before:
Design dot_product, start of the top module:
module dot_product (
	input ap_clk,
	input ap_rst,
	output [16-1:0]  	memory_Addr_A,
	output 						memory_EN_A,
	output 						memory_WEN_A,
	output [32-1:0]	memory_Din_A,
	input  [32-1:0] 	memory_Dout_A,
	output [16-1:0]  	memory_Addr_B,
	output 						memory_EN_B,
	output 						memory_WEN_B,
	output [32-1:0]	memory_Din_B,
	input  [32-1:0] 	memory_Dout_B,
	input 						fifo_in_empty_n,
	input  [(3+2+16)-1:0]	fifo_in_dout,
	output 						fifo_in_read,
	input 						fifo_out_full_n,
	output 						fifo_out_write,
	output [(3+2+16)-1:0]	fifo_out_din
);
	wire 						internal_rst;
	wire 						cjob_load_en;
	wire 						cjob_out_en;
	wire [16-1:0] 		job_offset;
datapath #(32) dp(
	.input_a(memory_Dout_A), 
	.input_b(memory_Dout_B), 
	.clk(ap_clk), 
	.rst(internal_rst), 
	.out(memory_Din_A)
);
controller #(16, 100) ctrl(
	.clk(ap_clk),
	.rst(ap_rst),
	.out_rst(internal_rst),
	.ce_0(memory_EN_A),
	.ce_1(memory_EN_B),
	.we_0(memory_WEN_A),
	.we_1(memory_WEN_B),
	.cjob_offset(job_offset),
	.address_0(memory_Addr_A),
	.address_1(memory_Addr_B),
	.fin_buf_empty(fifo_in_empty_n),
	.fin_rd_en(fifo_in_read),
	.fout_buf_full(fifo_out_full_n),
	.fout_wr_en(fifo_out_write),
	.cjob_load_en(cjob_load_en),
	.cjob_out_en(cjob_out_en)
);
cjob_register cjob_reg(
	.clk(ap_clk),
	.rst(ap_rst),
	.load(cjob_load_en),
	.out_en(cjob_out_en),
	.data_in(fifo_in_dout),
	.data_out(fifo_out_din)
);
assign job_offset = fifo_in_dout[16-1:0];
assign memory_Din_B = 0;
endmodule
Size in the first run: ~2400 cells after synthesis, roughly 120 flip-flops, roughly 210 I/O pins, ~0.022 sq mm of cells after synthesis.
make LEC_CHECK=0 CAP_MARGIN=0 CORE_ASPECT_RATIO=0.71 CORE_MARGIN=2 CORE_UTILIZATION=70 SETUP_SLACK_MARGIN=0.83 SLEW_MARGIN=20 finish   # period 4.86 ns
run.sh (not shown) runs the stock make flow with config.mk's settings and CLKGATE_MAP_FILE=.
The final report for before shows a completed flow and a layout that fails verification, specifically setup timing.
Input changes introduced in after (baseline for comparison: before):
# before
export LEC_CHECK = 0
export CAP_MARGIN = 0
export CORE_ASPECT_RATIO = 0.71
export CORE_MARGIN = 2
export CORE_UTILIZATION = 70
export SETUP_SLACK_MARGIN = 0.83
export SLEW_MARGIN = 20
create_clock -name core_clock -period 4.86 [get_ports {ap_clk}]
# after
export LEC_CHECK = 0
export CAP_MARGIN = 0
export CORE_MARGIN = 2
export CORE_UTILIZATION = 70
export CTS_CLUSTER_SIZE = 37
export SETUP_SLACK_MARGIN = 0.03
export SLEW_MARGIN = 20
create_clock -name core_clock -period 6.05 [get_ports {ap_clk}]
- before and after: no clean run
- What the final checks of before revealed, after a flow that finished every stage, was a layout that fails on setup timing.
- Lower endpoint arrival time on the critical path goes to before over after.
- [after] met2 usage in global routing fell 1.2 points relative to before
- Routed wire in after totals less than in before.
- Max summed negative setup slack over all endpoints across before and after: after
- Higher final cell count without fillers goes to before over after.
- Vias: after below before
- The worst setup slack of after is higher than that of before.
- Number of placed instances, taps included (lower): after
- The non-clock buffer count in after was lower than what before gave.
- Core utilization: after lower than before

* * *

The RTL this note starts from:
==> flow/design.v <==
module datapath #(parameter P_WIDTH=32)(
	input [P_WIDTH-1:0] input_a,
	input [P_WIDTH-1:0] input_b,
	input clk,
	input rst,
	output [P_WIDTH-1:0] out
	);
wire [P_WIDTH-1:0] mult_result;
wire [P_WIDTH-1:0] adder_out;
reg [P_WIDTH-1:0] adder_out_reg;
assign mult_result = input_a * input_b;
assign adder_out  = adder_out_reg + mult_result;
assign out = adder_out_reg;
always @(posedge clk)
 if (rst ==1) 
	adder_out_reg <= adder_out;
 else
	adder_out_reg <= 0;
endmodule
module controller #(parameter P_ADDR_WIDTH=8, parameter P_COUNT=100)(
	input clk,
	input rst,
	output reg out_rst,
	output reg ce_0,
	output reg ce_1,
	output reg we_0,
	output reg we_1,
	input  [P_ADDR_WIDTH-1:0] cjob_offset,
	output [P_ADDR_WIDTH-1:0] address_0,
	output [P_ADDR_WIDTH-1:0] address_1,
	input fin_buf_empty,
	output reg fin_rd_en,
	input fout_buf_full,
	output reg fout_wr_en,
	output reg cjob_load_en,
	output reg cjob_out_en
);
parameter IDLE= 7'b0000001,JOB_LOAD= 7'b0000010,  PREP=7'b0000100, PROCESSING = 7'b0001000, WRITE_BACK=7'b0010000, WAIT_Q=7'b0100000, WRITE_Q=7'b1000000;
reg [6:0] curr_state;
reg [6:0] next_state;
reg [P_ADDR_WIDTH-1:0] counter;
reg [P_ADDR_WIDTH-1:0] offset;
always @(curr_state,fin_buf_empty,counter,fout_buf_full)
begin
	next_state=5'b00000;
	case (curr_state)	
		IDLE:
			if(!fin_buf_empty)
				next_state=IDLE;
			else
				next_state=JOB_LOAD;
		JOB_LOAD:
			next_state=PREP;
		PREP:
			next_state=PROCESSING;
		PROCESSING:
			if(counter<P_COUNT-1+offset)			
				next_state = PROCESSING;
			else
				next_state = WRITE_BACK;
		WRITE_BACK:
			next_state=WAIT_Q;
		WAIT_Q:
			if(!fout_buf_full)
				next_state=WAIT_Q;
			else
				next_state=WRITE_Q;
		WRITE_Q:
			next_state=IDLE;
		default:
			next_state=IDLE;
	endcase
end
always @(posedge clk)       
begin
	if(rst==1)
		curr_state <= IDLE;
	else
		curr_state <= next_state;
end
always @(posedge clk)       
begin
	case(curr_state)
		IDLE:	begin
			out_rst<=0;
			ce_0<=0;
			ce_1<=0;
			we_0<=0;
			we_1<=0;
			counter <= 0;
			fin_rd_en<=0;
			fout_wr_en<=0;
			cjob_load_en<=0;
			cjob_out_en<=0;
			offset<=0;
			end
		JOB_LOAD:
			begin
			fin_rd_en<=1;
			cjob_load_en<=1;
			end
		PREP:
			begin
			fin_rd_en<=0;
			ce_0<=1;
			ce_1<=1;
			we_0<=0;
			we_1<=0;
			cjob_load_en<=0;
			counter<=cjob_offset;
			offset<=cjob_offset;
			end
		PROCESSING:
			begin
			cjob_load_en<=0;
			out_rst<=1;
			counter<= counter+1;
			end
		WRITE_BACK:
			begin
			ce_1<=0;
			we_0<=1;
			counter<=counter+P_COUNT;
			end
		WAIT_Q:
			begin
			ce_0<=0;
			counter<=0;
			cjob_out_en<=1;
			end
		WRITE_Q:
			begin
			fout_wr_en<=1;
			cjob_out_en<=1;
			end
		default:
			begin
			end
	endcase
end
assign address_0 = counter<<2;
assign address_1 = (counter+P_COUNT)<<2;
endmodule
module cjob_register #(parameter P_ADDR_WIDTH=16)
(
	input clk,
	input rst,
	input load,
	input out_en,
	input [(3+2+16)-1:0] data_in,
	output reg [(3+2+16)-1:0] data_out
);
reg [(3+2+16)-1:0] current_job;
always @(posedge clk) begin
	if(rst) begin
		data_out = 0;
		current_job = 0;
	end
	else begin
		if (load) current_job = data_in;
		if(out_en) data_out = current_job;
    end
end
endmodule
module dot_product (
	input ap_clk,
	input ap_rst,
	output [16-1:0]  	memory_Addr_A,
	output 						memory_EN_A,
	output 						memory_WEN_A,
	output [32-1:0]	memory_Din_A,
	input  [32-1:0] 	memory_Dout_A,
	output [16-1:0]  	memory_Addr_B,
	output 						memory_EN_B,
	output 						memory_WEN_B,
	output [32-1:0]	memory_Din_B,
	input  [32-1:0] 	memory_Dout_B,
	input 						fifo_in_empty_n,
	input  [(3+2+16)-1:0]	fifo_in_dout,
	output 						fifo_in_read,
	input 						fifo_out_full_n,
	output 						fifo_out_write,
	output [(3+2+16)-1:0]	fifo_out_din
);
	wire 						internal_rst;
	wire 						cjob_load_en;
	wire 						cjob_out_en;
	wire [16-1:0] 		job_offset;
datapath #(32) dp(
	.input_a(memory_Dout_A), 
	.input_b(memory_Dout_B), 
	.clk(ap_clk), 
	.rst(internal_rst), 
	.out(memory_Din_A)
);
controller #(16, 100) ctrl(
	.clk(ap_clk),
	.rst(ap_rst),
	.out_rst(internal_rst),
	.ce_0(memory_EN_A),
	.ce_1(memory_EN_B),
	.we_0(memory_WEN_A),
	.we_1(memory_WEN_B),
	.cjob_offset(job_offset),
	.address_0(memory_Addr_A),
	.address_1(memory_Addr_B),
	.fin_buf_empty(fifo_in_empty_n),
	.fin_rd_en(fifo_in_read),
	.fout_buf_full(fifo_out_full_n),
	.fout_wr_en(fifo_out_write),
	.cjob_load_en(cjob_load_en),
	.cjob_out_en(cjob_out_en)
);
cjob_register cjob_reg(
	.clk(ap_clk),
	.rst(ap_rst),
	.load(cjob_load_en),
	.out_en(cjob_out_en),
	.data_in(fifo_in_dout),
	.data_out(fifo_out_din)
);
assign job_offset = fifo_in_dout[16-1:0];
assign memory_Din_B = 0;
endmodule
Settings: LEC_CHECK=0, CAP_MARGIN=40, CORE_MARGIN=2, CORE_UTILIZATION=72, CTS_CLUSTER_SIZE=39, HOLD_SLACK_MARGIN=0.29, PLACE_DENSITY_LB_ADDON=0.26, SLEW_MARGIN=20; clock period 7.8 ns.
The first run produced a layout that fails on setup timing.
==> next run, changes <==
- CAP_MARGIN: 40 -> 20
- CORE_UTILIZATION: 72 -> 57
- CTS_CLUSTER_SIZE: 39 -> unset
- HOLD_SLACK_MARGIN: 0.29 -> unset
- PLACE_DENSITY_LB_ADDON: 0.26 -> unset
- SETUP_SLACK_MARGIN: unset -> 1.5
- clock period: 7.8 -> 5.98 ns (I/O delays scaled with it)
After rerunning: The new run completed and failed the layout checks on setup timing. Final cell count is higher by 5.4%. Critical path depth is higher by 3. Wire length is lower by 8.0%. Flip-flop count stays the same. Worst hold slack loses 16 ps. Core utilization is lower by 15 points.
==> next run, changes <==
- CORE_UTILIZATION: 57 -> 40
- SETUP_SLACK_MARGIN: 1.5 -> unset
- clock period: 5.98 -> 7.92 ns (I/O delays scaled with it)
The changed run finished with timing, DRC and antenna clean.
Hold slack hardly moves.
Non-clock buffer count is lower by 41.
Setup slack gets better by 1500 ps.
Count of clock-buffer cells in the layout is higher by 2.
==> next run, changes <==
- CORE_UTILIZATION: 40 -> 72
- CTS_CLUSTER_DIAMETER: unset -> 199
- CTS_CLUSTER_SIZE: unset -> 24
- SETUP_SLACK_MARGIN: unset -> 0.63
- clock period: 7.92 -> 5.0 ns (I/O delays scaled with it)
What happened: The new run never finished: it broke off in global routing (ODB-0269). Die size goes down by 44%. Synthesized cell count stays the same. Synthesized area does not change.
==> next run, changes <==
- CORE_ASPECT_RATIO: unset -> 0.52
- CTS_CLUSTER_DIAMETER: 199 -> unset
- CTS_CLUSTER_SIZE: 24 -> unset
- PLACE_DENSITY_LB_ADDON: unset -> 0.01
- SETUP_SLACK_MARGIN: 0.63 -> 1.4
- clock period: 5.0 -> 4.86 ns (I/O delays scaled with it)
The changed run ended with an error in global routing with GRT-0232.
Synthesized cell count is unchanged.
Synthesized area does not change.
Die area barely changes.
